Design alpacacorn, start of the top module:
module alpacacorn #(
	parameter ADR_WIDTH = 6,
	parameter DATA_WIDTH = 8
)(
	input wire clk_i,
	input wire rst_i,
	input wire [DATA_WIDTH-1:0] data_i,
	output wire [DATA_WIDTH-1:0] data_o,
	output wire [ADR_WIDTH-1:0] adr_o,
	output wire we_o
);
make LEC_CHECK=0 CAP_MARGIN=20 CORE_MARGIN=2 CORE_UTILIZATION=40 CTS_CLUSTER_DIAMETER=197 HOLD_SLACK_MARGIN=0.18 SLEW_MARGIN=20 finish   # period 2.5 ns
run.sh (not shown) runs the stock make flow with config.mk's settings and CLKGATE_MAP_FILE=.
Then changed:
Settings changed: CTS_CLUSTER_DIAMETER 197 to not set, HOLD_SLACK_MARGIN 0.18 to not set.
Clock period 2.5 ns to 3.71 ns, I/O delays scaled along.
What happened: The changed run produced a clean layout. Synthesized area is unchanged. Power goes down by 38%. Setup slack gains 1.2 ns. Final cell count goes down by 1.5%. Non-clock buffer count goes down by 4. Global-route usage goes down by 0.38 points. Utilization goes down by 1.2 points. Fmax goes down by 1.7%. Design area goes down by 2.4%. Routed wire length goes down by 2.8%.
Then changed:
Settings changed: CORE_UTILIZATION 40 to 56, SETUP_SLACK_MARGIN set to 0.36.
Clock period 3.71 ns to 1.24 ns, I/O delays scaled along.
The changed run stopped in global routing (5_1_grt), error DPL-0038.
Synthesized area stays the same.
Die size is lower by 27%.
Synthesized cell count stays the same.
Then changed:
Settings changed: CORE_UTILIZATION 56 to 40, SETUP_SLACK_MARGIN 0.36 to not set.
Clock period 1.24 ns to 2.17 ns, I/O delays scaled along.
=>
- The changed run finished clean
- die area goes up by 37%
- synthesized area is unchanged
- synthesized cell count stays the same
Then changed:
Settings changed: CTS_CLUSTER_DIAMETER set to 376, GPL_TIMING_DRIVEN set to 0, MAX_ROUTING_LAYER set to met4.
Clock period 2.17 ns to 2.5 ns, I/O delays scaled along.
Effect: Via count grows by 1.1%; design area shrinks by 1.6%; global-route usage grows by 0.75 points; clock-buffer cell count is unchanged; routed wire length grows by about 2.6%; clock skew grows by 0.0043 ns.


## job 6779
alpacacorn again, from the RTL that the note above started with.
clock: 2.24 ns
lec_check: 0
abc_area: 0
cap_margin: 40
cell_pad_in_sites_detail_placement: 2
core_aspect_ratio: 0.68
core_margin: 7
core_utilization: 27
cts_cluster_diameter: 291
gpl_routability_driven: 0
max_routing_layer: met4
place_density_lb_addon: 0.17
setup_slack_margin: 0.55
slew_margin: 20
Job 6779: full flow OK, the timing, DRC and antenna checks passed
Relative to job 6779, the following input files were edited for job 7854:
- PLACE_DENSITY now 0.54, previously not set
- CORE_MARGIN now 2, was 7
- CELL_PAD_IN_SITES_DETAIL_PLACEMENT now 0, was 2
- CORE_ASPECT_RATIO no longer set, was 0.68
- SETUP_SLACK_MARGIN now 0.25, was 0.55
- GPL_ROUTABILITY_DRIVEN no longer set, was 0
- HOLD_SLACK_MARGIN now 0.3, previously not set
- CAP_MARGIN now 20, was 40
- PLACE_DENSITY_LB_ADDON no longer set, was 0.17
- CORE_UTILIZATION now 60, was 27
- the clock period (ns, I/O delays scaled along) now 0.956, was 2.24
==> comparison <==
Taking job 6779 over job 7854, the core area ratio works out to 2.2.
Compared with job 6779, in job 7854 portion of netlist area occupied by mux cells neither gained nor lost much; share of synthesized cell area in and-or and or-and compound cells has remained practically unchanged.
Re die area: job 6779 was higher than job 7854.
Looking at detailed-placement wirelength estimate, job 7854 sits below job 6779.
Per the comparison of job 7854 with job 6779, die outline width now sits lower; total number of placement rows shows a reduction of 16%; number of placed cells counting well taps lower.
The placed instance area in job 7854 sits about 19% above the value recorded for job 6779.
clock tree synthesis: job 7854 exited with error
Job 6779 was carried through to the last stage, and its layout satisfied the timing, DRC and antenna checks.
## Diff of input files: job 2215 against job 7854
- removing CELL_PAD_IN_SITES_DETAIL_PLACEMENT (formerly 0)
- removing ABC_AREA (formerly 0)
- removing CTS_CLUSTER_DIAMETER (formerly 291)
- removing SETUP_SLACK_MARGIN (formerly 0.25)
- changing CORE_UTILIZATION from 60 to 68
- removing HOLD_SLACK_MARGIN (formerly 0.3)
- removing PLACE_DENSITY (formerly 0.54)
- removing MAX_ROUTING_LAYER (formerly met4)
- changing the clock period (ns, I/O delays scaled along) from 0.956 to 1.25
==> comparison <==
Tool error DPL-0038 stopped job 2215 during clock tree synthesis; no final results.
Job 7854 fits on a die that is larger than the die of job 2215.
Changes observed in job 2215 relative to job 7854: post-detailed-placement half-perimeter wirelength went up, instance count after placement with tap cells included went down.
Per the comparison of job 2215 with job 7854, row count shrank by 2; yosys synthesis chip area held steady.
When job 2215 is set beside job 7854, its die extent in y turns out to be about 6% smaller.
Job 2215 ends up with higher worst setup timing slack at the placement stage than job 7854 does.
Compared with job 7854, in job 2215 placed instance area lower, horizontal die size lower.
Compared with job 7854, job 2215 shows a lower placer's final routability congestion estimate.


alpacacorn again, from the RTL that the note above started with.
// alpacacorn
module alpacacorn #(
	parameter ADR_WIDTH = 6,
	parameter DATA_WIDTH = 8
)(
	input wire clk_i,
	input wire rst_i,
	input wire [DATA_WIDTH-1:0] data_i,
	output wire [DATA_WIDTH-1:0] data_o,
	output wire [ADR_WIDTH-1:0] adr_o,
	output wire we_o
);
Settings: LEC_CHECK=0, ABC_AREA=0, CAP_MARGIN=20, CORE_MARGIN=2, CORE_UTILIZATION=71, CTS_CLUSTER_DIAMETER=200, CTS_CLUSTER_SIZE=19, PLACE_DENSITY=0.35, SETUP_SLACK_MARGIN=0.5, SLEW_MARGIN=20; clock period 1.73 ns.
The baseline stopped in 4_1_cts.
Next try:
- ABC_AREA: 0 -> not set
- CORE_UTILIZATION: 71 -> 68
- CTS_CLUSTER_DIAMETER: 200 -> not set
- CTS_CLUSTER_SIZE: 19 -> not set
- PLACE_DENSITY: 0.35 -> not set
- SETUP_SLACK_MARGIN: 0.5 -> not set
- clock period: 1.73 -> 1.24 ns (I/O delays scaled with it)
Effect: The changed run ended with an error in 4_1_cts, error DPL-0038; synthesized cell count does not change; die size came out higher by 4.1%; synthesized area is unchanged.
Next try:
- ABC_AREA: not set -> 0
- CORE_UTILIZATION: 68 -> 71
- CTS_CLUSTER_DIAMETER: not set -> 200
- CTS_CLUSTER_SIZE: not set -> 19
- SETUP_SLACK_MARGIN: not set -> 0.44
- clock period: 1.24 -> 1.73 ns (I/O delays scaled with it)
=>
- The changed run stopped in 4_1_cts with DPL-0038
- die area fell by a few percent
- area after synthesis is unchanged
- synthesized cell count is unchanged
Next try:
- ABC_AREA: 0 -> not set
- CORE_UTILIZATION: 71 -> 40
- CTS_CLUSTER_DIAMETER: 200 -> not set
- CTS_CLUSTER_SIZE: 19 -> not set
- SETUP_SLACK_MARGIN: 0.44 -> not set
- clock period: 1.73 -> 2.5 ns (I/O delays scaled with it)
The changed run went through all stages and came out clean.
Area after synthesis stays the same.
Synthesized cell count is unchanged.
Die area goes up by 71%.
Next try:
- CORE_UTILIZATION: 40 -> 21
- clock period: 2.5 -> 2.17 ns (I/O delays scaled with it)
Sequential cell count is unchanged.
Setup slack loses 220 ps.
Routed wire length rose by roughly a tenth.
Core utilization went down by 24 points.
Cell count goes up by about a fifth.
Cell area rises by a few percent.
Power climbs by a little under a tenth.
Synthesized area stays the same.
Power figures rest on the tool's default switching activity, not on a simulated workload.
